File: design/flow/config.mk
export PLATFORM = sky130hd
export DESIGN_NAME = cordic_rot_top
export DESIGN_NICKNAME = cordic_rot_top
export VERILOG_FILES = /design/flow/design.v
export SDC_FILE = /design/flow/constraint.sdc
export NUM_CORES = 4
export LEC_CHECK = 0
export CAP_MARGIN = 20
export CORE_MARGIN = 2
export CORE_UTILIZATION = 60
export SLEW_MARGIN = 20
File: design/flow/constraint.sdc
create_clock -name core_clock -period 4.29 [get_ports {clk}]
set_input_delay 0.8580 -clock core_clock [delete_from_list [all_inputs] [get_ports {clk}]]
set_output_delay 0.8580 -clock core_clock [all_outputs]
set_load 0.01 [all_outputs]
File: design/flow/design.v
package cordic_pkg;
    localparam int XY_W = 16;
    localparam int ANGLE_W = 32;
    localparam int MAX_ITER = 32;  
    localparam logic signed [31:0] ANG_PI = 32'sh8000_0000;
    localparam logic signed [31:0] ANG_PI_2 = 32'sh4000_0000;
    localparam logic signed [15:0] KINV_Q15 = 16'sd19898;  
    localparam int KINV_SHIFT = 15;
    localparam real PI = 3.14159265358979323846;
    function automatic logic signed [MAX_ITER-1:0] atan_lut(input int unsigned idx);
        case (idx)
          0: atan_lut = 32'sh2000_0000;
          1: atan_lut = 32'sh12E4_051D;
          2: atan_lut = 32'sh09FB_385B;
          3: atan_lut = 32'sh0511_11D4;
          4: atan_lut = 32'sh028B_0D43;
          5: atan_lut = 32'sh0145_77E1;
          6: atan_lut = 32'sh00A2_EC1E;
          7: atan_lut = 32'sh0051_F155;
          8: atan_lut = 32'sh0028_F953;
          9: atan_lut = 32'sh0014_7E6E;
          10: atan_lut = 32'sh000A_7CC8;
          11: atan_lut = 32'sh0005_3E64;
          12: atan_lut = 32'sh0002_9F32;
          13: atan_lut = 32'sh0001_4F99;
          14: atan_lut = 32'sh0000_A7CC;
          15: atan_lut = 32'sh0000_53E6;
          default: atan_lut = 32'sd0;
        endcase
    endfunction
endpackage
module cordic_stage #(
    parameter int XYI = 19,
    parameter int ANGLE_W = 32,
    parameter int I = 0,
    parameter logic MODE = 1'b0  
)(
    input logic clk,
    input logic rst_n,
    input logic ce,
    input logic signed [XYI:0] x_in,
    input logic signed [XYI:0] y_in,
    input logic signed [ANGLE_W-1:0] z_in,
    output logic signed [XYI:0] x_out,
    output logic signed [XYI:0] y_out,
    output logic signed [ANGLE_W-1:0] z_out
);
    typedef enum logic {MODE_ROT = 1'b0, MODE_VEC = 1'b1} cordic_mode_e;
    logic signed [XYI:0] x_shr;
    logic signed [XYI:0] y_shr;
    logic signed [ANGLE_W-1:0] atan_i;
    logic dir;
    always_comb begin
        x_shr = x_in >>> I;
        y_shr = y_in >>> I;
        atan_i = $signed(cordic_pkg::atan_lut(I));
        dir = (MODE == MODE_ROT) ? z_in[ANGLE_W-1] : y_in[XYI];
    end
    always_ff @(posedge clk or negedge rst_n) begin
        if (!rst_n) begin
            x_out <= '0;
            y_out <= '0;
            z_out <= '0;
        end else if (ce) begin
            if (MODE == MODE_ROT) begin
                x_out <= dir ? (x_in + y_shr) : (x_in - y_shr);
                y_out <= dir ? (y_in - x_shr) : (y_in + x_shr);
                z_out <= dir ? (z_in + atan_i) : (z_in - atan_i);
            end else begin
                x_out <= dir ? (x_in - y_shr) : (x_in + y_shr);
                y_out <= dir ? (y_in + x_shr) : (y_in - x_shr);
                z_out <= dir ? (z_in - atan_i) : (z_in + atan_i);
            end
        end
      end
endmodule
module cordic_preproc #(
  parameter int XY_W = 16,
  parameter int XYI = 19,
  parameter int ANGLE_W = 32
)(
  input logic clk,
  input logic rst_n,
  input logic ce,
  input logic load,
  input logic signed [XY_W-1:0] x_in,
  input logic signed [XY_W-1:0] y_in,
  input logic [ANGLE_W-1:0] angle_in,
  output logic signed [XYI:0] x0,
  output logic signed [XYI:0] y0,
  output logic signed [ANGLE_W-1:0] z0
);
  logic signed [ANGLE_W-1:0] ang_s;
  logic [1:0] quadrant;
  logic signed [XYI:0] x_ext, y_ext;
  always_comb begin
    ang_s = $signed(angle_in);
    quadrant = ang_s[ANGLE_W-1 -: 2];
    x_ext = {{(XYI-XY_W+1){x_in[XY_W-1]}}, x_in};
    y_ext = {{(XYI-XY_W+1){y_in[XY_W-1]}}, y_in};
  end
  always_ff @(posedge clk or negedge rst_n) begin
    if (!rst_n) begin
      x0 <= '0;
      y0 <= '0;
      z0 <= '0;
    end else if (ce) begin
      if (load) begin
        unique case (quadrant)
          2'b00, 2'b11: begin
            x0 <= x_ext;
            y0 <= y_ext;
            z0 <= ang_s;
          end
          2'b01: begin
            x0 <= -y_ext;
            y0 <= x_ext;
            z0 <= ang_s - $signed(cordic_pkg::ANG_PI_2);
          end
          2'b10: begin
            x0 <= y_ext;
            y0 <= -x_ext;
            z0 <= ang_s + $signed(cordic_pkg::ANG_PI_2);
          end
        endcase
      end
    end
  end
endmodule
module cordic_rotator #(
    parameter int XY_W = 16,
    parameter int ANGLE_W = 32,
    parameter int ITER = 16,
    parameter int GUARD = 3,
    parameter int GAIN_COMP = 0
)(
    input logic clk,
    input logic rst_n,
    input logic in_valid,
    output logic in_ready,
    input logic signed [XY_W-1:0] x_start,
    input logic signed [XY_W-1:0] y_start,
    input logic signed [ANGLE_W-1:0] angle,
    output logic out_valid,
    input logic out_ready,
    output logic signed [XY_W-1:0] cosine,
    output logic signed [XY_W-1:0] sine
);
    logic stall;
    logic accept;
    assign stall = out_valid && !out_ready;
    assign in_ready = !stall;
    assign accept = in_valid && in_ready;
    logic [ITER:0] vld;
    always_ff @(posedge clk or negedge rst_n) begin
        if (!rst_n) begin
            vld <= '0;
        end else if (!stall) begin
            vld <= {vld[ITER-1:0], accept};
        end
    end
    assign out_valid = vld[ITER];
    localparam int XYI = XY_W + GUARD;
    logic signed [XYI:0] x0;
    logic signed [XYI:0] y0;
    logic signed [ANGLE_W-1:0] z0;
    cordic_preproc #(
        .XY_W(XY_W),
        .XYI(XYI),
        .ANGLE_W(ANGLE_W)
    ) u_preproc (
        .clk(clk),
        .rst_n(rst_n),
        .ce(!stall),
        .load(accept),
        .x_in(x_start),
        .y_in(y_start),
        .angle_in(angle),
        .x0(x0),
        .y0(y0),
        .z0(z0)
    );
    logic signed [XYI:0] x_pipe [0:ITER];
    logic signed [XYI:0] y_pipe [0:ITER];
    logic signed [ANGLE_W-1:0] z_pipe [0:ITER];
    assign x_pipe[0] = x0;
    assign y_pipe[0] = y0;
    assign z_pipe[0] = z0;
    genvar i;
    generate
        for (i = 0; i < ITER; i++) begin : STG
            cordic_stage #(
                .XYI(XYI),
                .ANGLE_W(ANGLE_W),
                .I(i),
                .MODE(1'b0) 
            ) u_stage (
                .clk(clk),
                .rst_n(rst_n),
                .ce(!stall),
                .x_in(x_pipe[i]),
                .y_in(y_pipe[i]),
                .z_in(z_pipe[i]),
                .x_out(x_pipe[i+1]),
                .y_out(y_pipe[i+1]),
                .z_out(z_pipe[i+1])
            );
         end
    endgenerate
    logic signed [XYI:0] cos_raw, sin_raw;
    assign cos_raw = x_pipe[ITER];
    assign sin_raw = y_pipe[ITER];
    localparam int MULT_W = (XYI+1) + 16;
    logic signed [MULT_W-1:0] cos_prod, sin_prod;
    logic signed [XYI:0] cos_sc, sin_sc;
    always_comb begin
        cos_prod = $signed(cos_raw) * $signed(cordic_pkg::KINV_Q15);
        sin_prod = $signed(sin_raw) * $signed(cordic_pkg::KINV_Q15);
        cos_sc = $signed(cos_prod >>> cordic_pkg::KINV_SHIFT);
        sin_sc = $signed(sin_prod >>> cordic_pkg::KINV_SHIFT);
    end
    logic signed [XYI:0] cos_sel, sin_sel;
    always_comb begin
      if (GAIN_COMP) begin
        cos_sel = cos_sc;
        sin_sel = sin_sc;
      end else begin
        cos_sel = cos_raw;
        sin_sel = sin_raw;
      end
    end
    assign cosine = cos_sel[XY_W-1:0];
    assign sine = sin_sel[XY_W-1:0];
endmodule
module cordic_rot_top (
    input logic clk,
    input logic rst_n,
    input logic in_valid,
    output logic in_ready,
    input logic signed [15:0] x_start,
    input logic signed [15:0] y_start,
    input logic signed [31:0] angle,
    output logic out_valid,
    input logic out_ready,
    output logic signed [15:0] cosine,
    output logic signed [15:0] sine
);
    cordic_rotator #(
        .XY_W(16),
        .ANGLE_W(32),
        .ITER(16),
        .GUARD(3),
        .GAIN_COMP(1)
    ) u_rot (
        .clk(clk),
        .rst_n(rst_n),
        .in_valid(in_valid),
        .in_ready(in_ready),
        .x_start(x_start),
        .y_start(y_start),
        .angle(angle),
        .out_valid(out_valid),
        .out_ready(out_ready),
        .cosine(cosine),
        .sine(sine)
    );
endmodule
File: design/flow/run.sh
#!/bin/bash
# the make line also repeats each setting of config.mk as NAME=value (left out here)
make -C /OpenROAD-flow-scripts/flow DESIGN_CONFIG=/design/flow/config.mk WORK_HOME=/design/flow/orfs CLKGATE_MAP_FILE= finish
==> results.json, run 1 <==
{
  "drt-wirelength-per-cell_um": 19.00,
  "slew_headroom": 0.3364,
  "worstSetupStartpoint": "u_rot.STG[15].u_stage.y_out[8]",
  "ys_chip_area_sq_um": 106200,
  "pre_cts_slack_ns": -2.675,
  "setup_slack_ns": -3.113,
  "ys_sh_simple": 0.1555,
  "cp_common_cell": "fa_1",
  "min_path_type": "in2async",
  "rows": 154,
  "synth.most_common_cell": "a21oi_1",
  "dp_hpwl_um": 232000,
  "cts_buffers": 143,
  "slowest_stage": "fa_1",
  "crit_end": "sine[15]",
  "top_area_frac": 0.2767,
  "numSynthFlops": 1175,
  "xor_area_frac": 0.1004,
  "max_freq_mhz": 135.1,
  "cts-hold-fix-buffers": 0,
  "synthAoiAreaFrac": 0.2087,
  "die-area_sq_um": 180500,
  "avgSynthCellArea_sq_um": 8.382,
  "worstPathRequired_ns": 3.43,
  "fp_util": 0.6033,
  "slowest_delay_ns": 0.53,
  "antenna_found_initial": 7,
  "area_growth_pct": 13.32,
  "gr-usage-met2": 0.5276,
  "syn_inst": 12680,
  "fin_worst_skew_ns": 0.02887,
  "num-nets-final": 14880,
  "worstPathArrival_ns": 6.54,
  "final_hold_viol_count": 0,
  "rrSetupSlack_ns": 0.17,
  "edf_count": 0,
  "top_cells_by_count": "a21oi_1, ha_1, nand2_1",
  "period_minus_slack_ns": 7.403,
  "report.final.slew_viol_count": 0,
  "vias": 93180,
  "fin_setup_tns_ns": -86.56,
  "mux_share": 0.007831,
  "ys_warn_count": 24,
  "yosysSeqAreaShare": 0.2767,
  "worst_slew_pin_slew_ns": 0.9955,
  "end_kind": "primary output",
  "drt_drc_violations_left": 0,
  "wl_um": 297300,
  "die.size.y_um": 424.8,
  "met3_usage": 0.04356,
  "cts.path.max_buffers": 3,
  "grt_max_degree": 174,
  "area_leaders": "dfrtp_1, ha_1, a21oi_1, xnor2_1, fa_1",
  "fp_nets": 14360,
  "gr-total-overflow": 0,
  "gp_congestion": 0.9519,
  "yosysUniqueCellTypes": 90,
  "htreeDepth": 4,
  "cp_max_fo": 4,
  "port_buffers": 101,
  "ff_type": "dfrtp_1",
  "ios": 102,
  "met1_usage": 0.4581,
  "grt_util_all_layers": 0.3250,
  "drt-initial-drc-count": 7358,
  "topCombFamilyByArea": "AND-OR/OR-AND gates",
  "cts_num_sinks": 1175,
  "critPathTopFamily": "adder cells",
  "cap_viol_max_count": 0,
  "adder_share": 0.2086,
  "antenna_cells": 0,
  "so_faults": "setup timing",
  "clockRootBuffer": "clkbuf_16",
  "setup_viol": 32,
  "synth_stat.cells": 12680,
  "worstSetupStartpointType": "flop",
  "reg2reg_from": "u_rot.STG[7].u_stage.y_out[8]",
  "clkTransAtPathRegs_ns": 0.06,
  "ff2ff_path_depth": 19,
  "die_x_um": 424.8,
  "path_cells": "buf_12, ha_4, xor2_1, ha_1, fa_1, fa_1, fa_1, inv_1, fa_1, inv_2, ha_4, and2_4, a221oi_2, o31a_1, a21oi_4, o21ai_2, a21boi_2, nand2_2, a31oi_4, a211o_1, buf_4, a21oi_4, xnor2_2, buf_2",
  "synthArstFlopShare": 1.000,
  "drt_first_pass_iters": 6,
  "core_area_sq_um": 176100,
  "largest_area_cell": "dfrtp_1",
  "rsz0062_at_grt": "yes",
  "cts_tree": "yes",
  "grt_pass1_vias": 90720,
  "vias_per_cell": 5.954,
  "r2r_end": "u_rot.STG[8].u_stage.x_out[19]",
  "status": "finished with violations",
  "grt-busiest-layer": "met2",
  "warnings": 112,
  "crit_buf_inv": 5,
  "syn-cell-area_sq_um": 106200,
  "critical_path_class": "reg2out",
  "worst-path-stages": 24,
  "grt_pass1_wl_um": 478700,
  "ant_nets": 0,
  "period_used_share": 1.726,
  "clock_latency_ns": 0.82
}
## area by class of cell
class / instances / area [sq um]
Multi-Input combinational cell: 10310 / 73730
Fill cell: 14710 / 55710
Sequential cell: 1175 / 29440
Timing Repair Buffer: 740 / 6165
Clock buffer: 194 / 4050
Inverter: 823 / 3105
Tap cell: 2340 / 2928
Clock inverter: 71 / 978.4
## timing repair
item | in CTS | in global routing
gates resized | 175 | 178
pin swaps | 49 | 65
endpoints found under the setup margin | 33 | 101
buffers inserted | 26 | 29
## layer usage
metal / routed length (um) / vias up / share of wire
li1: - / 45490 / -
met1: 136900 / 44880 / 0.46
met2: 135300 / 2383 / 0.45
met3: 17300 / 418 / 0.058
met4: 7777 / 8 / 0.026
met5: 60 / - / 0.00020
## stage by stage
step	util	instances	hold slack [ns]	instance area, sq um
floorplan	-	12680	0.4300	106800
global placement	0.6487	15340	0.4490	114200
detailed placement	0.6487	15340	0.4533	114200
CTS	0.6788	15630	0.1265	119500
global route	0.6837	15650	0.1370	120400
finish	0.6837	15650	0.1035	120400
==> inputs of run 2 (changes only) <==
- ABC_AREA: default -> 1
- CORE_UTILIZATION: 60 -> 72
- CTS_CLUSTER_DIAMETER: default -> 221
- PLACE_DENSITY_LB_ADDON: default -> 0.21
- clock period: 4.29 -> 5.81 ns (I/O delays scaled with it)
==> run 2 against run 1 <==
Critical path type unchanged. Global-route usage grew 12 points. Clock-buffer cell count shrank 25. Routed wire length grew 36%. Cell count grew 37%. The layout still fails its checks (setup timing). Worst hold slack gained 0.23 ns.
==> results.json, run 2 <==
{
  "critical_path_class": "reg2out",
  "wirelength_met1_um": 159300,
  "core_area_sq_um": 172100,
  "final_core_util": 0.8032,
  "ys_warn_count": 24,
  "comb_area_sq_um": 87670,
  "synth.most_common_cell": "nand2_1",
  "die.size.y_um": 420.7,
  "yosysUniqueCellTypes": 65,
  "synth_stat.cells": 18760,
  "gr-total-overflow": 0,
  "fin_worst_skew_ns": 0.03233,
  "rsz0062_at_grt": "yes",
  "met3_length_um": 44240,
  "max_freq_mhz": 141.2,
  "r2r_end": "u_rot.STG[3].u_stage.y_out[18]",
  "wl_um": 403100,
  "worstSetupStartpoint": "u_rot.STG[15].u_stage.x_out[16]",
  "numSynthFlops": 1175,
  "end_kind": "primary output",
  "area_growth_pct": 10.55,
  "flop_area_sq_um": 29440,
  "rows": 152,
  "cts_buffers": 133,
  "largest_area_cell": "dfrtp_1",
  "vias_per_cell": 6.172,
  "num-nets-final": 20770,
  "ios": 102,
  "cp_common_cell": "fa_1",
  "edf_count": 0,
  "antenna_found_initial": 7,
  "wl_met2_um": 177300,
  "cts.path.max_buffers": 3,
  "fp_util": 0.7265,
  "drt-initial-drc-count": 16420,
  "drt-wirelength-per-cell_um": 18.75,
  "whs_ns": 0.3383,
  "top_layer": "met5",
  "cts_tree": "yes",
  "pre_cts_slack_ns": -0.8724,
  "ff2ff_path_depth": 16,
  "worstPathArrival_ns": 5.92,
  "ant_nets": 0,
  "mux_share": 0,
  "xor_area_frac": 0.05160,
  "cap_viol_max_count": 0,
  "slew_headroom": 0.2722,
  "yosysSeqAreaShare": 0.2351,
  "die_x_um": 420.7,
  "gp_congestion": 1.025,
  "top_cells_by_count": "nand2_1, inv_1, nor2_1",
  "clkTransAtPathRegs_ns": 0.06,
  "adder_share": 0.1773,
  "top_area_frac": 0.2351,
  "stdcell_count": 21500,
  "crit_end": "cosine[15]",
  "area_leaders": "dfrtp_1, nand2_1, ha_1, inv_1, o21ai_0",
  "drt_drc_violations_left": 0,
  "htreeDepth": 4,
  "crit_buf_inv": 6,
  "slowest_delay_ns": 0.56,
  "worst_slew_pin_slew_ns": 1.085,
  "worstSetupStartpointType": "flop",
  "grt_pass1_wl_um": 640300,
  "worstPathRequired_ns": 4.65,
  "die-area_sq_um": 177000,
  "final_hold_viol_count": 0,
  "ys_sh_simple": 0.2996,
  "synthArstFlopShare": 1.000,
  "avgSynthCellArea_sq_um": 6.667,
  "worst-path-stages": 19,
  "grt_max_degree": 198,
  "placed_cells": 21170,
  "setup_slack_ns": -1.273,
  "vias": 132700,
  "grt_pass1_vias": 124400,
  "so_faults": "setup timing",
  "fp_nets": 20440,
  "status": "finished with violations",
  "report.final.slew_viol_count": 0,
  "warnings": 136,
  "period_minus_slack_ns": 7.083,
  "num-fill-cells": 12420,
  "synthAoiAreaFrac": 0.1509,
  "syn_inst": 18760,
  "ff_type": "dfrtp_1",
  "cts-hold-fix-buffers": 0,
  "syn-cell-area_sq_um": 125000,
  "grt_util_all_layers": 0.4438,
  "fin_setup_tns_ns": -34.20,
  "dp_hpwl_um": 304400,
  "slowest_stage": "fa_1",
  "period_used_share": 1.219,
  "cp_max_fo": 5,
  "drt_first_pass_iters": 10,
  "setup_viol": 32,
  "path_cells": "buf_6, ha_4, buf_4, fa_1, fa_2, fa_1, fa_1, inv_1, fa_1, inv_2, ha_4, nand2_2, o21ai_0, a21oi_1, nand3_4, inv_2, nand2_2, nand2_2, buf_2",
  "min_path_type": "in2async",
  "cts_num_sinks": 1175,
  "ys_chip_area_sq_um": 125000,
  "port_buffers": 101,
  "rrSetupSlack_ns": 1.78,
  "clockRootBuffer": "clkbuf_16",
  "critPathTopFamily": "adder cells",
  "clock_latency_ns": 0.81,
  "topCombFamilyByArea": "simple AND/OR/NAND/NOR gates",
  "reg2reg_from": "u_rot.STG[2].u_stage.z_out[31]"
}
==> run 2: per-stage QoR <==
| step | cell area [sq um] |
|---|---|
| CTS | 137500 |
| global route | 138200 |
| detailed placement | 130300 |
| finish | 138200 |
| floorplan | 125200 |
| global placement | 130300 |
==> run 2: metal layers <==
metal  vias to the layer above  GRT usage
met5                         -          0
met4                        10     0.2105
met3                      1599    0.09710
met2                      7668     0.6946
met1                     61060     0.5853
li1                      62330          -
==> run 2: final cells by class <==
type,instances,area share
antenna,2,0.00003620
clock buffer,169,0.02666
clock inverter,67,0.006218
inverter,2411,0.06556
multi-input combinational,14830,0.6342
sequential,1175,0.2130
tap,2310,0.02091
timing repair buffer,537,0.03349
==> run 2: timing repair <==
action,CTS,global route
pin swaps,256,155
endpoints found under the setup margin,32,32
gates resized,601,152
setup buffers,77,20
==> inputs of run 3 (changes only) <==
- ABC_AREA: 1 -> default
- CORE_UTILIZATION: 72 -> 67
- CTS_CLUSTER_DIAMETER: 221 -> default
- PLACE_DENSITY_LB_ADDON: 0.21 -> default
- clock period: 5.81 -> 5.94 ns (I/O delays scaled with it)
==> run 3 against run 2 <==
The layout still fails its checks (setup timing). Global-route usage shrank 8.8 points. Cell count shrank 30%. Synthesized cell count shrank 32%. Critical path depth grew 7.
==> results.json, run 3 <==
{
  "htreeDepth": 4,
  "setup_slack_ns": -1.864,
  "cts.path.max_buffers": 3,
  "dp_hpwl_um": 222800,
  "wl_um": 291500,
  "die_x_um": 402.2,
  "period_minus_slack_ns": 7.804,
  "fp_util": 0.6724,
  "numSynthFlops": 1175,
  "grt_pass1_vias": 91670,
  "cp_common_cell": "fa_1",
  "pre_cts_slack_ns": -1.351,
  "setup_viol": 32,
  "end_kind": "primary output",
  "edf_count": 0,
  "rrSetupSlack_ns": 0.95,
  "top_cells_by_count": "a21oi_1, ha_1, nand2_1",
  "final_core_util": 0.7431,
  "status": "finished with violations",
  "vias_per_cell": 6.185,
  "fin_setup_tns_ns": -43.97,
  "gp_congestion": 0.9741,
  "synthArstFlopShare": 1.000,
  "drt-initial-drc-count": 7863,
  "report.final.slew_viol_count": 0,
  "synth.most_common_cell": "a21oi_1",
  "synth_stat.cells": 12680,
  "syn-cell-area_sq_um": 106200,
  "drt_drc_violations_left": 0,
  "placed_area_sq_um": 111700,
  "area_growth_pct": 10.51,
  "num-fill-cells": 11830,
  "critical_path_class": "reg2out",
  "ant_nets": 0,
  "top_area_frac": 0.2767,
  "fin_area_sq_um": 117400,
  "so_faults": "setup timing",
  "slew_headroom": 0.2406,
  "min_path_type": "in2async",
  "comb_area_sq_um": 73440,
  "grt_max_degree": 218,
  "xor_area_frac": 0.1004,
  "worstPathRequired_ns": 4.75,
  "clkTransAtPathRegs_ns": 0.07,
  "ff_type": "dfrtp_1",
  "worstSetupStartpointType": "flop",
  "critPathTopFamily": "adder cells",
  "max_freq_mhz": 128.1,
  "crit_buf_inv": 8,
  "slowest_stage": "fa_1",
  "cts_num_sinks": 1175,
  "warnings": 124,
  "adder_share": 0.2086,
  "port_buffers": 101,
  "rows": 146,
  "clock_latency_ns": 0.82,
  "num-nets-final": 14610,
  "cts_tree": "yes",
  "antenna_found_initial": 3,
  "vias": 93440,
  "r2r_end": "u_rot.STG[7].u_stage.y_out[18]",
  "drt-wirelength-per-cell_um": 19.29,
  "flop_area_sq_um": 29440,
  "ff2ff_path_depth": 13,
  "crit_end": "cosine[15]",
  "fp_nets": 14360,
  "ios": 102,
  "period_used_share": 1.314,
  "gr-total-overflow": 0,
  "worst_slew_pin_slew_ns": 1.123,
  "ys_warn_count": 24,
  "grt_util_all_layers": 0.3557,
  "clockRootBuffer": "clkbuf_16",
  "final_hold_viol_count": 0,
  "ys_chip_area_sq_um": 106200,
  "ys_sh_simple": 0.1555,
  "syn_inst": 12680,
  "grt_pass1_wl_um": 473200,
  "cp_max_fo": 3,
  "yosysUniqueCellTypes": 90,
  "cap_viol_max_count": 0,
  "largest_area_cell": "dfrtp_1",
  "area_leaders": "dfrtp_1, ha_1, a21oi_1, xnor2_1, fa_1",
  "slowest_delay_ns": 0.50,
  "rsz0062_at_grt": "yes",
  "die-area_sq_um": 161800,
  "drt_first_pass_iters": 6,
  "fin_worst_skew_ns": 0.03736,
  "reg2reg_from": "u_rot.STG[6].u_stage.z_out[31]",
  "synthAoiAreaFrac": 0.2087,
  "core_area_sq_um": 158000,
  "yosysSeqAreaShare": 0.2767,
  "worstPathArrival_ns": 6.62,
  "cts_buffers": 139,
  "mux_share": 0.007831,
  "avgSynthCellArea_sq_um": 8.382,
  "worstSetupStartpoint": "u_rot.STG[15].u_stage.x_out[7]",
  "topCombFamilyByArea": "AND-OR/OR-AND gates",
  "worst-path-stages": 26,
  "die.size.y_um": 402.2
}
==> run 3: through the flow <==
step	instances	hold WS (ns)
floorplan	12680	0.4300
global placement	14810	0.4502
detailed placement	14810	0.4502
CTS	15090	0.3867
global route	15110	0.4237
finish	15110	0.3607
==> run 3: layer usage <==
| metal | up-vias | global-route usage | share of wire |
|---|---|---|---|
| met2 | 2957 | 0.5752 | 0.46 |
| met5 | - | 0 | 0.000093 |
| met1 | 44930 | 0.4872 | 0.44 |
| met4 | 4 | 0.1204 | 0.034 |
| li1 | 44960 | - | - |
| met3 | 586 | 0.05620 | 0.069 |
==> run 3: final cells by class <==
| cell class | instances | share of cell area |
|---|---|---|
| Tap cell | 2072 | 0.02208 |
| Inverter | 823 | 0.02637 |
| Timing Repair Buffer | 480 | 0.03482 |
| Clock inverter | 62 | 0.007086 |
| Multi-Input combinational cell | 10310 | 0.6254 |
| Antenna cell | 1 | 0.00002131 |
| Clock buffer | 189 | 0.03346 |
| Sequential cell | 1175 | 0.2507 |
==> run 3: what timing repair did <==
item,CTS,global route
buffers inserted,27,29
resized,199,93
pin swaps,52,93
hold buffers,0,0
setup endpoints to repair,32,32
==> inputs of run 4 (changes only) <==
- CORE_UTILIZATION: 67 -> 72
- PLACE_DENSITY_LB_ADDON: default -> 0.21
- clock period: 5.94 -> 7.05 ns (I/O delays scaled with it)
==> run 4 against run 3 <==
Highest routed layer unchanged. Utilization rose by 5.7 points. Global-route usage grew 2.9 points. Still fails the layout checks on setup timing. Cell area down 0.48%. Sequential cell count unchanged.
==> results.json, run 4 <==
{
  "r2r_end": "u_rot.STG[9].u_stage.z_out[28]",
  "die.size.y_um": 388.1,
  "synthAoiAreaFrac": 0.2087,
  "final_core_util": 0.7999,
  "area_leaders": "dfrtp_1, ha_1, a21oi_1, xnor2_1, fa_1",
  "grt_pass1_wl_um": 477100,
  "xor_area_frac": 0.1004,
  "yosysUniqueCellTypes": 90,
  "fin_area_sq_um": 116900,
  "avgSynthCellArea_sq_um": 8.382,
  "area_growth_pct": 9.986,
  "edf_count": 0,
  "slowest_stage": "fa_1",
  "synth_stat.cells": 12680,
  "setup_slack_ns": -1.078,
  "wl_um": 294200,
  "critical_path_class": "reg2out",
  "drt-initial-drc-count": 8612,
  "fin_worst_skew_ns": 0.04246,
  "port_buffers": 101,
  "clockRootBuffer": "clkbuf_16",
  "end_kind": "primary output",
  "placed_area_sq_um": 110600,
  "rsz0062_at_grt": "yes",
  "slew_headroom": 0.2580,
  "worstPathRequired_ns": 5.64,
  "ff_type": "dfrtp_1",
  "cts_num_sinks": 1175,
  "hold_end": "u_rot.STG[10].u_stage.z_out[1]",
  "antenna_found_initial": 12,
  "cts.path.max_buffers": 3,
  "vias_per_cell": 6.407,
  "cts_tree": "yes",
  "worstPathArrival_ns": 6.72,
  "yosysSeqAreaShare": 0.2767,
  "rows": 140,
  "gr-total-overflow": 0,
  "hold_start": "u_rot.STG[10].u_stage.z_out[1]",
  "cp_max_fo": 5,
  "syn-cell-area_sq_um": 106200,
  "setup_viol": 31,
  "rrSetupSlack_ns": 2.05,
  "ys_chip_area_sq_um": 106200,
  "ys_warn_count": 24,
  "ios": 102,
  "synth.most_common_cell": "a21oi_1",
  "top_cells_by_count": "a21oi_1, ha_1, nand2_1",
  "fp_util": 0.7273,
  "min_path_type": "reg2reg",
  "fp_nets": 14360,
  "drt_first_pass_iters": 9,
  "cap_viol_max_count": 0,
  "ant_nets": 0,
  "clkTransAtPathRegs_ns": 0.06,
  "period_minus_slack_ns": 8.128,
  "num-nets-final": 14570,
  "cp_common_cell": "fa_1",
  "crit_end": "cosine[15]",
  "grt_util_all_layers": 0.3843,
  "worst_slew_pin_slew_ns": 1.103,
  "critPathTopFamily": "adder cells",
  "num-fill-cells": 9739,
  "ys_sh_simple": 0.1555,
  "cts_buffers": 136,
  "gp_congestion": 0.9868,
  "whs_ns": 0.4695,
  "stdcell_count": 14910,
  "drt_drc_violations_left": 0,
  "mux_share": 0.007831,
  "clock_latency_ns": 0.82,
  "topCombFamilyByArea": "AND-OR/OR-AND gates",
  "holdPathStages": 2,
  "final_hold_viol_count": 0,
  "grt_pass1_vias": 94190,
  "period_used_share": 1.153,
  "grt_max_degree": 238,
  "die_x_um": 388.1,
  "drt-wirelength-per-cell_um": 19.73,
  "so_faults": "setup timing",
  "warnings": 137,
  "reg2reg_from": "u_rot.STG[8].u_stage.z_out[31]",
  "max_freq_mhz": 123.0,
  "die-area_sq_um": 150700,
  "core_area_sq_um": 146100,
  "adder_share": 0.2086,
  "synthArstFlopShare": 1.000,
  "numSynthFlops": 1175,
  "vias": 95520,
  "placed_cells": 14610,
  "top_area_frac": 0.2767,
  "dp_hpwl_um": 219200,
  "largest_area_cell": "dfrtp_1",
  "ff2ff_path_depth": 13,
  "worst-path-stages": 26,
  "cts-hold-fix-buffers": 0,
  "worstSetupStartpoint": "u_rot.STG[15].u_stage.x_out[6]",
  "crit_buf_inv": 8,
  "htreeDepth": 4,
  "report.final.slew_viol_count": 0,
  "slowest_delay_ns": 0.50,
  "worstSetupStartpointType": "flop",
  "status": "finished with violations",
  "syn_inst": 12680
}
## run 4: metal layers
layer  up-vias  GRT usage  share of wire
met5         -          0        0.00034
met2      4091     0.6305           0.46
met3       787    0.06438          0.084
li1      44900          -              -
met4        13     0.1486          0.040
met1     45730     0.5096           0.41
## run 4: what timing repair did
action	CTS	global route
hold endpoints to repair	0	0
resized	251	109
pin swaps	74	89
endpoints found under the setup margin	32	32
gates cloned	0	0
setup buffers	32	28
## run 4: final cells by class
class                   instances  area, sq um  area share
clock inverters                77         1181     0.01011
well taps                    1917         2399     0.02053
clock buffers                 172         3709     0.03174
multi-input cells           10310        73370      0.6279
repair buffers                437         3667     0.03138
diodes                          3        7.507  0.00006424
flip-flops and latches       1175        29430      0.2518
inverters                     823         3097     0.02650
## run 4: per-stage QoR
stage	setup TNS, ns	setup WS (ns)
finish	-19.31	-1.078
global route	-25.70	-1.291
CTS	-16.22	-0.9627
detailed placement	-13.14	-0.9965
global placement	-11.95	-0.9772
floorplan	0	0.006251
==> inputs of run 5 (changes only) <==
- ABC_AREA: default -> 1
- CAP_MARGIN: 20 -> 30
- CELL_PAD_IN_SITES_DETAIL_PLACEMENT: default -> 2
- CORE_ASPECT_RATIO: default -> 0.64
- CORE_MARGIN: 2 -> 10
- CORE_UTILIZATION: 72 -> 49
- CTS_CLUSTER_SIZE: default -> 89
- PLACE_DENSITY_LB_ADDON: 0.21 -> default
- SLEW_MARGIN: 20 -> 10
- clock period: 7.05 -> 13.3 ns (I/O delays scaled with it)
==> run 5 against run 4 <==
The flow now stops in 3_5_place_dp. Area after synthesis rose by 18%. Die area grew 83%. Synthesized cell count increased by 48%.
==> results.json, run 5 <==
{
  "syn-cell-area_sq_um": 125000,
  "port_buffers": 101,
  "mux_share": 0,
  "die-area_sq_um": 276300,
  "topCombFamilyByArea": "simple AND/OR/NAND/NOR gates",
  "synthArstFlopShare": 1.000,
  "ios": 102,
  "xor_area_frac": 0.05160,
  "ys_chip_area_sq_um": 125000,
  "ys_sh_simple": 0.2996,
  "synth_stat.cells": 18760,
  "rows": 148,
  "lastStage": "3_5_place_dp",
  "largest_area_cell": "dfrtp_1",
  "synthAoiAreaFrac": 0.1509,
  "fp_nets": 20440,
  "synth.most_common_cell": "nand2_1",
  "area_leaders": "dfrtp_1, nand2_1, ha_1, inv_1, o21ai_0",
  "top_area_frac": 0.2351,
  "error": "[ERROR DPL-0033] detailed placement checks failed during check placement.",
  "top_cells_by_count": "nand2_1, inv_1, nor2_1",
  "syn_inst": 18760,
  "ff_type": "dfrtp_1",
  "die.size.y_um": 424.1,
  "core_area_sq_um": 254100,
  "edf_count": 0,
  "die_x_um": 651.5,
  "yosysUniqueCellTypes": 65,
  "fp_util": 0.4922,
  "yosysSeqAreaShare": 0.2351,
  "status": "stopped before the end",
  "avgSynthCellArea_sq_um": 6.667,
  "ys_warn_count": 24,
  "gp_congestion": 0.9748,
  "numSynthFlops": 1175,
  "adder_share": 0.1773
}
-- run 5: per-stage QoR --
stage / setup WS (ns) / instance area [sq um] / hold slack [ns]
after floorplan: 5.874 / 125000 / 0.4400
after global placement: 4.413 / 129300 / 0.4490
==> inputs of run 6 (changes only) <==
- ABC_AREA: 1 -> default
- CAP_MARGIN: 30 -> 15
- CELL_PAD_IN_SITES_DETAIL_PLACEMENT: 2 -> 1
- CELL_PAD_IN_SITES_GLOBAL_PLACEMENT: default -> 1
- CORE_ASPECT_RATIO: 0.64 -> 1.67
- CORE_MARGIN: 10 -> 2
- CORE_UTILIZATION: 49 -> 57
- CTS_CLUSTER_SIZE: 89 -> 26
- GPL_ROUTABILITY_DRIVEN: default -> 0
- GPL_TIMING_DRIVEN: default -> 1
- HOLD_SLACK_MARGIN: default -> 0.02
- PLACE_DENSITY: default -> 0.37
- SETUP_SLACK_MARGIN: default -> 0.46
- SLEW_MARGIN: 10 -> 25
- TNS_END_PERCENT: default -> 75
- clock period: 13.3 -> 7.71 ns (I/O delays scaled with it)
==> run 6 against run 5 <==
The flow stops in 5_1_grt. Die area down 31%. Area after synthesis down 15%. Synthesized cell count down 32%.
==> results.json, run 6 <==
{
  "core_area_sq_um": 185100,
  "mux_share": 0.007831,
  "avgSynthCellArea_sq_um": 8.382,
  "synthAoiAreaFrac": 0.2087,
  "cts.path.max_buffers": 3,
  "adder_share": 0.2086,
  "die_x_um": 338.1,
  "syn_inst": 12680,
  "yosysUniqueCellTypes": 90,
  "xor_area_frac": 0.1004,
  "cts-hold-fix-buffers": 0,
  "ys_sh_simple": 0.1555,
  "syn-cell-area_sq_um": 106200,
  "rows": 204,
  "clockRootBuffer": "clkbuf_16",
  "yosysSeqAreaShare": 0.2767,
  "area_leaders": "dfrtp_1, ha_1, a21oi_1, xnor2_1, fa_1",
  "htreeDepth": 3,
  "die-area_sq_um": 190000,
  "ios": 102,
  "edf_count": 0,
  "synthArstFlopShare": 1.000,
  "fp_util": 0.5741,
  "lastStage": "5_1_grt",
  "cts_buffers": 121,
  "synth.most_common_cell": "a21oi_1",
  "die.size.y_um": 561.9,
  "port_buffers": 101,
  "dp_hpwl_um": 276100,
  "numSynthFlops": 1175,
  "largest_area_cell": "dfrtp_1",
  "top_area_frac": 0.2767,
  "top_cells_by_count": "a21oi_1, ha_1, nand2_1",
  "ys_chip_area_sq_um": 106200,
  "status": "stopped before the end",
  "ff_type": "dfrtp_1",
  "fp_nets": 14360,
  "topCombFamilyByArea": "AND-OR/OR-AND gates",
  "synth_stat.cells": 12680,
  "ys_warn_count": 24,
  "cts_num_sinks": 1175
}
run 6: timing repair:
action / CTS
buffers inserted: 40
pin swaps: 87
endpoints found under the setup margin: 32
cloned: 0
gates resized: 302
run 6: per-stage QoR:
step	area, sq um	cells	worst slack [ns]
2_1_floorplan	106300	12680	0.5043
3_3_place_gp	110600	15080	-0.3755
3_5_place_dp	110700	15080	-0.7273
4_1_cts	116000	15340	-0.5415
==> inputs of run 7 (changes only) <==
- CAP_MARGIN: 15 -> 20
- CELL_PAD_IN_SITES_DETAIL_PLACEMENT: 1 -> default
- CELL_PAD_IN_SITES_GLOBAL_PLACEMENT: 1 -> default
- CORE_ASPECT_RATIO: 1.67 -> default
- CORE_UTILIZATION: 57 -> 72
- CTS_CLUSTER_DIAMETER: default -> 26
- CTS_CLUSTER_SIZE: 26 -> 43
- GPL_ROUTABILITY_DRIVEN: 0 -> default
- GPL_TIMING_DRIVEN: 1 -> default
- HOLD_SLACK_MARGIN: 0.02 -> default
- PLACE_DENSITY: 0.37 -> 0.35
- SETUP_SLACK_MARGIN: 0.46 -> 0.79
- SLEW_MARGIN: 25 -> 20
- TNS_END_PERCENT: 75 -> default
- clock period: 7.71 -> 7.3 ns (I/O delays scaled with it)
==> run 7 against run 6 <==
The layout now fails its checks (setup timing). Synthesized cell count unchanged. Area after synthesis did not move. Die area down 21%.
==> results.json, run 7 <==
{
  "status": "finished with violations",
  "so_faults": "setup timing",
  "drt_drc_violations_left": 0,
  "synthArstFlopShare": 1.000,
  "cap_viol_max_count": 0,
  "cts_num_sinks": 1175,
  "fp_nets": 14360,
  "warnings": 132,
  "final_hold_viol_count": 0,
  "reg2reg_from": "u_rot.STG[4].u_stage.z_out[31]",
  "cp_max_fo": 6,
  "ff_type": "dfrtp_1",
  "grt_pass1_wl_um": 513600,
  "drt-wirelength-per-cell_um": 21.02,
  "slew_headroom": 0.2507,
  "die-area_sq_um": 150700,
  "adder_share": 0.2086,
  "worstPathRequired_ns": 5.84,
  "ff2ff_path_depth": 14,
  "core_area_sq_um": 146100,
  "xor_area_frac": 0.1004,
  "gp_congestion": 0.9766,
  "yosysSeqAreaShare": 0.2767,
  "wl_um": 318900,
  "die.size.y_um": 388.1,
  "worst_slew_pin_slew_ns": 1.114,
  "numSynthFlops": 1175,
  "r2r_end": "u_rot.STG[5].u_stage.z_out[30]",
  "setup_slack_ns": -0.8169,
  "crit_end": "cosine[15]",
  "worstSetupStartpointType": "flop",
  "top_cells_by_count": "a21oi_1, ha_1, nand2_1",
  "pre_cts_slack_ns": -0.3104,
  "grt_util_all_layers": 0.4159,
  "slowest_delay_ns": 0.51,
  "worstPathArrival_ns": 6.66,
  "drt_first_pass_iters": 8,
  "vias": 98930,
  "end_kind": "primary output",
  "clockRootBuffer": "clkbuf_16",
  "cp_common_cell": "fa_1",
  "num-nets-final": 14680,
  "placed_area_sq_um": 110600,
  "fin_setup_tns_ns": -12.98,
  "area_growth_pct": 15.45,
  "fin_worst_skew_ns": 0.05412,
  "top_area_frac": 0.2767,
  "setup_viol": 28,
  "ys_chip_area_sq_um": 106200,
  "vias_per_cell": 6.522,
  "fp_util": 0.7273,
  "die_x_um": 388.1,
  "rows": 140,
  "final_core_util": 0.8396,
  "worstSetupStartpoint": "u_rot.STG[15].u_stage.x_out[6]",
  "drt-initial-drc-count": 9992,
  "hold_start": "u_rot.STG[8].u_stage.z_out[3]",
  "ant_nets": 0,
  "edf_count": 0,
  "dp_hpwl_um": 219900,
  "port_buffers": 101,
  "synth_stat.cells": 12680,
  "ys_warn_count": 24,
  "ios": 102,
  "clock_latency_ns": 0.95,
  "critical_path_class": "reg2out",
  "gr-total-overflow": 0,
  "topCombFamilyByArea": "AND-OR/OR-AND gates",
  "avgSynthCellArea_sq_um": 8.382,
  "antenna_found_initial": 6,
  "cts_tree": "yes",
  "grt_pass1_vias": 99260,
  "syn-cell-area_sq_um": 106200,
  "mux_share": 0.007831,
  "worst-path-stages": 25,
  "period_minus_slack_ns": 8.117,
  "max_freq_mhz": 123.2,
  "yosysUniqueCellTypes": 90,
  "synth.most_common_cell": "a21oi_1",
  "min_path_type": "reg2reg",
  "htreeDepth": 5,
  "largest_area_cell": "dfrtp_1",
  "cts.path.max_buffers": 4,
  "cts_buffers": 333,
  "rrSetupSlack_ns": 2.06,
  "grt_max_degree": 212,
  "area_leaders": "dfrtp_1, ha_1, a21oi_1, xnor2_1, fa_1",
  "hold_end": "u_rot.STG[8].u_stage.z_out[3]",
  "slowest_stage": "fa_1",
  "synthAoiAreaFrac": 0.2087,
  "fin_area_sq_um": 122700,
  "crit_buf_inv": 7,
  "whs_ns": 0.4660,
  "period_used_share": 1.112,
  "critPathTopFamily": "adder cells",
  "clkTransAtPathRegs_ns": 0.04,
  "report.final.slew_viol_count": 0,
  "ys_sh_simple": 0.1555,
  "holdPathStages": 2,
  "syn_inst": 12680,
  "rsz0062_at_grt": "yes"
}
[run 7: final cells by class]
| class | instances | area (sq um) |
|---|---|---|
| multi-input combinational | 10310 | 73100 |
| sequential | 1175 | 29430 |
| fill | 8335 | 23430 |
| clock buffer | 409 | 9004 |
| inverter | 823 | 3097 |
| timing repair buffer | 355 | 3007 |
| clock inverter | 181 | 2614 |
| tap | 1917 | 2399 |
| antenna | 3 | 7.507 |
[run 7: layer usage]
metal | vias up | part of all wire | GRT usage
li1 | 45230 | - | -
met1 | 47390 | 0.39 | 0.5305
met2 | 5060 | 0.47 | 0.6824
met3 | 1240 | 0.089 | 0.07658
met4 | 8 | 0.050 | 0.2023
met5 | - | 0.00013 | 0
[run 7: timing repair]
| item | 4_1_cts | 5_1_grt |
|---|---|---|
| setup buffers | 24 | 9 |
| hold buffers | 0 | 0 |
| resized | 181 | 32 |
| pin swaps | 57 | 29 |
| endpoints found under the setup margin | 32 | 32 |
[run 7: per-stage QoR]
step | cells
4_1_cts | 15160
3_5_place_dp | 14540
6_report | 15170
2_1_floorplan | 12680
3_3_place_gp | 14540
5_1_grt | 15170
==> inputs of run 8 (changes only) <==
- CELL_PAD_IN_SITES_DETAIL_PLACEMENT: default -> 1
- CELL_PAD_IN_SITES_GLOBAL_PLACEMENT: default -> 1
- CORE_ASPECT_RATIO: default -> 1.67
- CORE_UTILIZATION: 72 -> 57
- CTS_CLUSTER_DIAMETER: 26 -> default
- CTS_CLUSTER_SIZE: 43 -> 64
- GPL_TIMING_DRIVEN: default -> 0
- HOLD_SLACK_MARGIN: default -> 0.02
- PLACE_DENSITY: 0.35 -> 0.92
- SETUP_SLACK_MARGIN: 0.79 -> 0.46
- SLEW_MARGIN: 20 -> 25
- TNS_END_PERCENT: default -> 75
- clock period: 7.3 -> 4.65 ns (I/O delays scaled with it)
==> run 8 against run 7 <==
Die area increased by 26%. Area after synthesis stayed put. Synthesized cell count is the same. The flow now stops in 5_1_grt.
==> results.json, run 8 <==
{
  "area_leaders": "dfrtp_1, ha_1, a21oi_1, xnor2_1, fa_1",
  "gr-total-overflow": 582,
  "dp_hpwl_um": 398900,
  "edf_count": 0,
  "htreeDepth": 3,
  "ys_sh_simple": 0.1555,
  "ff_type": "dfrtp_1",
  "synth_stat.cells": 12680,
  "cts_num_sinks": 1175,
  "cts_buffers": 120,
  "cts.path.max_buffers": 3,
  "topCombFamilyByArea": "AND-OR/OR-AND gates",
  "top_area_frac": 0.2767,
  "fp_nets": 14360,
  "synth.most_common_cell": "a21oi_1",
  "core_area_sq_um": 185100,
  "clockRootBuffer": "clkbuf_16",
  "mux_share": 0.007831,
  "status": "stopped before the end",
  "die-area_sq_um": 190000,
  "die.size.y_um": 561.9,
  "xor_area_frac": 0.1004,
  "die_x_um": 338.1,
  "numSynthFlops": 1175,
  "syn_inst": 12680,
  "port_buffers": 100,
  "largest_area_cell": "dfrtp_1",
  "lastStage": "5_1_grt",
  "avgSynthCellArea_sq_um": 8.382,
  "adder_share": 0.2086,
  "ys_chip_area_sq_um": 106200,
  "yosysUniqueCellTypes": 90,
  "placed_cells": 15300,
  "rows": 204,
  "grt_util_all_layers": 0.7851,
  "yosysSeqAreaShare": 0.2767,
  "synthAoiAreaFrac": 0.2087,
  "synthArstFlopShare": 1.000,
  "top_cells_by_count": "a21oi_1, ha_1, nand2_1",
  "fp_util": 0.5741,
  "ys_warn_count": 24,
  "syn-cell-area_sq_um": 106200,
  "ios": 102,
  "gp_congestion": 1.062,
  "error": "[ERROR GRT-0116] Global routing finished with congestion. Check the congestion regions in the DRC Viewer."
}
run 8: metal layers:
metal	GRT usage	overflow
met1	0.7604	15
met2	0.9418	323
met3	0.6455	16
met4	0.8209	225
met5	0.3735	3
run 8: timing repair:
action | in CTS
cloned | 7
gates resized | 746
buffers inserted | 123
pin swaps | 128
hold endpoints to repair | 16
hold buffers | 1
setup endpoints to repair | 585
run 8: stage by stage:
step	TNS [ns]	setup WS, ns	area, sq um	hold slack (ns)
floorplan	-34.49	-1.549	106800	0.4300
detailed placement	-196.61	-3.515	112200	0.4555
global placement	-	-53.92	110900	0.4512
CTS	-89.86	-3.288	119600	0.4718
==> inputs of run 9 (changes only) <==
- CAP_MARGIN: 20 -> 35
- CELL_PAD_IN_SITES_DETAIL_PLACEMENT: 1 -> 0
- CELL_PAD_IN_SITES_GLOBAL_PLACEMENT: 1 -> default
- CORE_ASPECT_RATIO: 1.67 -> default
- CORE_UTILIZATION: 57 -> 41
- CTS_CLUSTER_DIAMETER: default -> 51
- CTS_CLUSTER_SIZE: 64 -> default
- GPL_ROUTABILITY_DRIVEN: default -> 1
- HOLD_SLACK_MARGIN: 0.02 -> default
- MAX_ROUTING_LAYER: default -> met5
- PLACE_DENSITY: 0.92 -> default
- SETUP_SLACK_MARGIN: 0.46 -> 1.91
- SLEW_MARGIN: 25 -> 20
- TNS_END_PERCENT: 75 -> 20
- clock period: 4.65 -> 12.2 ns (I/O delays scaled with it)
==> run 9 against run 8 <==
Now clean on timing, DRC and antenna. Die area increased by 39%. Synthesized cell count unchanged. Area after synthesis unchanged.
==> results.json, run 9 <==
{
  "synthArstFlopShare": 1.000,
  "worstPathArrival_ns": 7.45,
  "gr-total-overflow": 0,
  "grt_pass1_wl_um": 551200,
  "htreeDepth": 4,
  "met3_usage": 0.03354,
  "final_hold_viol_count": 0,
  "cts_tree": "yes",
  "worstPathRequired_ns": 9.76,
  "report.final.slew_viol_count": 0,
  "crit_end": "sine[15]",
  "cp_max_fo": 8,
  "whs_ns": 0.4683,
  "clkTransAtPathRegs_ns": 0.06,
  "fp_nets": 14360,
  "adder_share": 0.2086,
  "slew_headroom": 0.3287,
  "grt_util_all_layers": 0.2713,
  "holdPathStages": 2,
  "die_x_um": 513.1,
  "mux_share": 0.007831,
  "vias": 93980,
  "path_cells": "ha_1, xor2_1, ha_1, fa_1, fa_1, fa_1, inv_1, fa_1, inv_1, ha_1, and2_1, o2111ai_1, o31a_1, a21oi_2, o21ai_2, a21boi_0, nand2_1, a31oi_1, a211o_1, a21oi_1, xnor2_1, clkdlybuf4s50_1",
  "slowest_delay_ns": 0.59,
  "rrSetupSlack_ns": 6.65,
  "synth_stat.cells": 12680,
  "ant_nets": 0,
  "max_freq_mhz": 101.1,
  "reg2reg_from": "u_rot.STG[0].u_stage.z_out[31]",
  "worstSetupStartpoint": "u_rot.STG[15].u_stage.y_out[9]",
  "fp_util": 0.4132,
  "fin_setup_tns_ns": 0,
  "ios": 102,
  "hold_start": "u_rot.vld[6]",
  "status": "finished clean",
  "setup_viol": 0,
  "port_buffers": 100,
  "drt_drc_violations_left": 0,
  "period_used_share": 0.8107,
  "period_minus_slack_ns": 9.891,
  "critical_path_class": "reg2out",
  "syn_inst": 12680,
  "rsz0062_at_grt": "yes",
  "top_area_frac": 0.2767,
  "ys_warn_count": 24,
  "grt-busiest-layer": "met2",
  "avgSynthCellArea_sq_um": 8.382,
  "num-fill-cells": 25380,
  "flop_area_sq_um": 29410,
  "synth.most_common_cell": "a21oi_1",
  "cap_viol_max_count": 0,
  "ff2ff_path_depth": 15,
  "yosysSeqAreaShare": 0.2767,
  "clock_latency_ns": 0.87,
  "drt-initial-drc-count": 8603,
  "met1_usage": 0.3859,
  "die-area_sq_um": 263200,
  "warnings": 115,
  "worstSetupStartpointType": "flop",
  "drt_first_pass_iters": 6,
  "gr-usage-met2": 0.4151,
  "area_growth_pct": 12.07,
  "ff_type": "dfrtp_1",
  "crit_buf_inv": 3,
  "die.size.y_um": 513.1,
  "edf_count": 0,
  "antenna_found_initial": 23,
  "topCombFamilyByArea": "AND-OR/OR-AND gates",
  "largest_area_cell": "dfrtp_1",
  "grt_pass1_vias": 88860,
  "gp_congestion": 0.9684,
  "xor_area_frac": 0.1004,
  "synthAoiAreaFrac": 0.2087,
  "yosysUniqueCellTypes": 90,
  "cts-hold-fix-buffers": 0,
  "area_leaders": "dfrtp_1, ha_1, a21oi_1, xnor2_1, fa_1",
  "top_cells_by_count": "a21oi_1, ha_1, nand2_1",
  "cts.path.max_buffers": 4,
  "drt-wirelength-per-cell_um": 22.02,
  "min_path_type": "reg2reg",
  "clockRootBuffer": "clkbuf_16",
  "cts_buffers": 173,
  "cts_num_sinks": 1175,
  "end_kind": "primary output",
  "ys_sh_simple": 0.1555,
  "worst_slew_pin_slew_ns": 1.007,
  "hold_end": "u_rot.vld[6]",
  "wl_um": 364900,
  "critPathTopFamily": "adder cells",
  "core_area_sq_um": 257200,
  "worst-path-stages": 22,
  "cp_common_cell": "fa_1",
  "grt_max_degree": 136,
  "fin_worst_skew_ns": 0.05506,
  "ys_chip_area_sq_um": 106200,
  "syn-cell-area_sq_um": 106200,
  "vias_per_cell": 5.672,
  "r2r_end": "u_rot.STG[1].u_stage.y_out[19]",
  "comb_area_sq_um": 72420,
  "num-nets-final": 14730,
  "slowest_stage": "dfrtp_1",
  "dp_hpwl_um": 291500,
  "numSynthFlops": 1175,
  "rows": 186
}
-- run 9: cell type report --
cell class / count / area share
multi-input cells: 10310 / 0.6082
flip-flops and latches: 1175 / 0.2470
clock buffers: 210 / 0.03913
well taps: 3384 / 0.03556
inverters: 823 / 0.02595
repair buffers: 192 / 0.02238
plain buffers: 371 / 0.01231
clock inverters: 97 / 0.009226
diodes: 10 / 0.0002102
-- run 9: per-stage QoR --
| step | instances | area (sq um) | util | setup slack, ns |
|---|---|---|---|---|
| final | 16570 | 119100 | 0.4630 | 2.309 |
| after global placement | 16160 | 111500 | 0.4335 | -47.29 |
| after CTS | 16550 | 118900 | 0.4623 | 1.880 |
| after floorplan | 12680 | 106200 | - | 3.950 |
| after global routing | 16560 | 119000 | 0.4629 | 1.901 |
| after detailed placement | 16240 | 113100 | 0.4398 | 2.371 |
-- run 9: layer usage --
metal,routed length (um),part of all wire
met1,167700,0.46
met5,12,0.000033
met4,16710,0.046
met2,157000,0.43
met3,23480,0.064
-- run 9: timing repair --
item,4_1_cts,5_1_grt
endpoints found under the setup margin,4,7
resized,3,13
setup buffers,0,1
pin swaps,0,3
==> inputs of run 10 (changes only) <==
- ABC_AREA: default -> 1
- CAP_MARGIN: 35 -> 20
- CELL_PAD_IN_SITES_DETAIL_PLACEMENT: 0 -> default
- CORE_UTILIZATION: 41 -> 72
- CTS_CLUSTER_DIAMETER: 51 -> default
- CTS_CLUSTER_SIZE: default -> 13
- GPL_ROUTABILITY_DRIVEN: 1 -> default
- GPL_TIMING_DRIVEN: 0 -> default
- MAX_ROUTING_LAYER: met5 -> default
- PLACE_DENSITY_LB_ADDON: default -> 0.21
- SETUP_SLACK_MARGIN: 1.91 -> default
- TNS_END_PERCENT: 20 -> default
- clock period: 12.2 -> 5.77 ns (I/O delays scaled with it)
==> run 10 against run 9 <==
The layout now fails its checks (setup timing). Critical path depth down 3. Register-to-register slack got worse by 5.3 ns. Routed wire length increased by 10%. Clock skew decreased by 0.018 ns. Non-clock buffer count fell by 22. Critical path type unchanged. Global-route usage grew 17 points. Worst hold slack lost 0.18 ns. Sequential cell count stayed put. Clock-buffer cell count fell by 21. Critical endpoint is now cosine[9].
==> results.json, run 10 <==
{
  "htreeDepth": 4,
  "clockRootBuffer": "clkbuf_16",
  "synth.most_common_cell": "nand2_1",
  "worstPathArrival_ns": 6.00,
  "synthAoiAreaFrac": 0.1509,
  "so_faults": "setup timing",
  "slowest_stage": "fa_1",
  "cts_buffers": 141,
  "area_growth_pct": 10.80,
  "grt_util_all_layers": 0.4418,
  "comb_area_sq_um": 87620,
  "r2r_end": "u_rot.STG[12].u_stage.x_out[13]",
  "drt-initial-drc-count": 15820,
  "slew_headroom": 0.3027,
  "cts_tree": "yes",
  "gr-total-overflow": 0,
  "fin_worst_skew_ns": 0.03682,
  "adder_share": 0.1773,
  "rrSetupSlack_ns": 1.33,
  "crit_buf_inv": 7,
  "cp_common_cell": "fa_1",
  "pre_cts_slack_ns": -0.9839,
  "warnings": 142,
  "status": "finished with violations",
  "ys_sh_simple": 0.2996,
  "die-area_sq_um": 177000,
  "synth_stat.cells": 18760,
  "end_kind": "primary output",
  "area_leaders": "dfrtp_1, nand2_1, ha_1, inv_1, o21ai_0",
  "setup_viol": 32,
  "whs_ns": 0.2920,
  "rows": 152,
  "synthArstFlopShare": 1.000,
  "antenna_found_initial": 6,
  "worst-path-stages": 19,
  "clock_latency_ns": 0.84,
  "edf_count": 0,
  "ff2ff_path_depth": 15,
  "num-nets-final": 20780,
  "cts.path.max_buffers": 3,
  "rsz0062_at_grt": "yes",
  "cap_viol_max_count": 0,
  "topCombFamilyByArea": "simple AND/OR/NAND/NOR gates",
  "num-fill-cells": 12430,
  "avgSynthCellArea_sq_um": 6.667,
  "worstSetupStartpointType": "flop",
  "crit_end": "cosine[9]",
  "grt_pass1_vias": 124600,
  "mux_share": 0,
  "clkTransAtPathRegs_ns": 0.05,
  "wl_um": 402900,
  "top_area_frac": 0.2351,
  "gp_congestion": 1.048,
  "ff_type": "dfrtp_1",
  "dp_hpwl_um": 303700,
  "numSynthFlops": 1175,
  "largest_area_cell": "dfrtp_1",
  "ys_chip_area_sq_um": 125000,
  "worstPathRequired_ns": 4.62,
  "setup_slack_ns": -1.383,
  "min_path_type": "in2async",
  "worstSetupStartpoint": "u_rot.STG[15].u_stage.x_out[16]",
  "yosysUniqueCellTypes": 65,
  "ys_warn_count": 24,
  "drt_first_pass_iters": 14,
  "max_freq_mhz": 139.8,
  "period_minus_slack_ns": 7.153,
  "fp_nets": 20440,
  "vias_per_cell": 6.151,
  "drt-wirelength-per-cell_um": 18.72,
  "core_area_sq_um": 172100,
  "flop_area_sq_um": 29440,
  "final_hold_viol_count": 0,
  "top_cells_by_count": "nand2_1, inv_1, nor2_1",
  "grt_max_degree": 208,
  "grt_pass1_wl_um": 637400,
  "port_buffers": 101,
  "critical_path_class": "reg2out",
  "cp_max_fo": 5,
  "vias": 132400,
  "path_cells": "buf_6, ha_4, buf_4, buf_4, fa_1, fa_1, fa_1, fa_1, inv_1, fa_1, inv_1, ha_4, a21oi_4, buf_4, o21ai_1, a21oi_1, nand3_1, xor2_1, buf_2",
  "fp_util": 0.7265,
  "ant_nets": 0,
  "report.final.slew_viol_count": 0,
  "drt_drc_violations_left": 0,
  "die_x_um": 420.7,
  "period_used_share": 1.240,
  "slowest_delay_ns": 0.63,
  "cts_num_sinks": 1175,
  "syn-cell-area_sq_um": 125000,
  "die.size.y_um": 420.7,
  "syn_inst": 18760,
  "fin_setup_tns_ns": -37.73,
  "xor_area_frac": 0.05160,
  "reg2reg_from": "u_rot.STG[11].u_stage.z_out[31]",
  "ios": 102,
  "critPathTopFamily": "adder cells",
  "yosysSeqAreaShare": 0.2351,
  "worst_slew_pin_slew_ns": 1.046
}
run 10: timing repair:
item	4_1_cts	5_1_grt
hold buffers	0	0
gates resized	553	181
pin swaps	193	193
setup endpoints to repair	32	32
buffers inserted	49	29
run 10: layout make-up:
class	count	share of cell area
clock inverter	65	0.005996
tap	2310	0.02086
clock buffer	189	0.02897
multi-input combinational	14830	0.6324
timing repair buffer	541	0.03373
antenna	4	0.00007225
sequential	1175	0.2125
inverter	2411	0.06545
run 10: metrics by stage:
stage | area [sq um] | utilization | std cells
final | 138500 | 0.8050 | 21520
after global routing | 138500 | 0.8049 | 21520
after CTS | 137500 | 0.7991 | 21490
after detailed placement | 130600 | 0.7588 | 21190
after global placement | 130600 | 0.7588 | 21190
after floorplan | 125300 | - | 18760
run 10: layer usage:
layer | track usage | share of wire | up-vias
li1 | - | - | 62380
met1 | 0.5813 | 0.39 | 60690
met2 | 0.6920 | 0.44 | 7669
met3 | 0.09069 | 0.11 | 1630
met4 | 0.2217 | 0.060 | 10
met5 | 0 | 0.00018 | -
==> inputs of run 11 (changes only) <==
- ABC_AREA: 1 -> default
- CTS_CLUSTER_DIAMETER: default -> 355
- CTS_CLUSTER_SIZE: 13 -> 20
- PLACE_DENSITY_LB_ADDON: 0.21 -> 0.0
- SETUP_SLACK_MARGIN: default -> 0.46
- TNS_END_PERCENT: default -> 5
- clock period: 5.77 -> 3.15 ns (I/O delays scaled with it)
==> run 11 against run 10 <==
The run now fails in 5_1_grt. Area after synthesis down 15%. Synthesized cell count down 32%. Die area down 15%.
==> results.json, run 11 <==
{
  "top_cells_by_count": "a21oi_1, ha_1, nand2_1",
  "cts_num_sinks": 1175,
  "clockRootBuffer": "clkbuf_16",
  "rows": 140,
  "die_x_um": 388.1,
  "synthArstFlopShare": 1.000,
  "cts_buffers": 68,
  "dp_hpwl_um": 271800,
  "die.size.y_um": 388.1,
  "ys_warn_count": 24,
  "ys_sh_simple": 0.1555,
  "lastStage": "5_1_grt",
  "status": "stopped before the end",
  "largest_area_cell": "dfrtp_1",
  "synth_stat.cells": 12680,
  "ys_chip_area_sq_um": 106200,
  "edf_count": 0,
  "placed_area_sq_um": 129300,
  "syn_inst": 12680,
  "error": "[ERROR GRT-0232] Routing congestion too high. Check the congestion heatmap in the GUI.",
  "area_leaders": "dfrtp_1, ha_1, a21oi_1, xnor2_1, fa_1",
  "synthAoiAreaFrac": 0.2087,
  "syn-cell-area_sq_um": 106200,
  "synth.most_common_cell": "a21oi_1",
  "ios": 102,
  "gr-total-overflow": 1259,
  "fp_nets": 14360,
  "htreeDepth": 3,
  "cts.path.max_buffers": 3,
  "numSynthFlops": 1175,
  "port_buffers": 101,
  "yosysSeqAreaShare": 0.2767,
  "ff_type": "dfrtp_1",
  "avgSynthCellArea_sq_um": 8.382,
  "gp_congestion": 1.032,
  "adder_share": 0.2086,
  "yosysUniqueCellTypes": 90,
  "xor_area_frac": 0.1004,
  "fp_util": 0.7273,
  "top_area_frac": 0.2767,
  "grt_util_all_layers": 0.7230,
  "core_area_sq_um": 146100,
  "mux_share": 0.007831,
  "die-area_sq_um": 150700,
  "topCombFamilyByArea": "AND-OR/OR-AND gates",
  "pre_cts_slack_ns": -3.866,
  "placed_cells": 16940
}
## run 11: metrics by stage
step / TNS [ns] / utilization
floorplan: -182.23 / -
global placement: -235.96 / 0.8848
detailed placement: -301.88 / 0.8848
CTS: -252.16 / 0.9112
## run 11: repair_timing
item,in CTS
setup buffers,47
endpoints found under the setup margin,757
hold buffers,1
gates resized,532
endpoints found under the hold margin,69
pin swaps,169
## run 11: per-layer routing
metal / track usage / overflow
met4: 0.6635 / 395
met2: 0.9168 / 666
met1: 0.7341 / 89
met3: 0.5347 / 91
met5: 0.3703 / 18
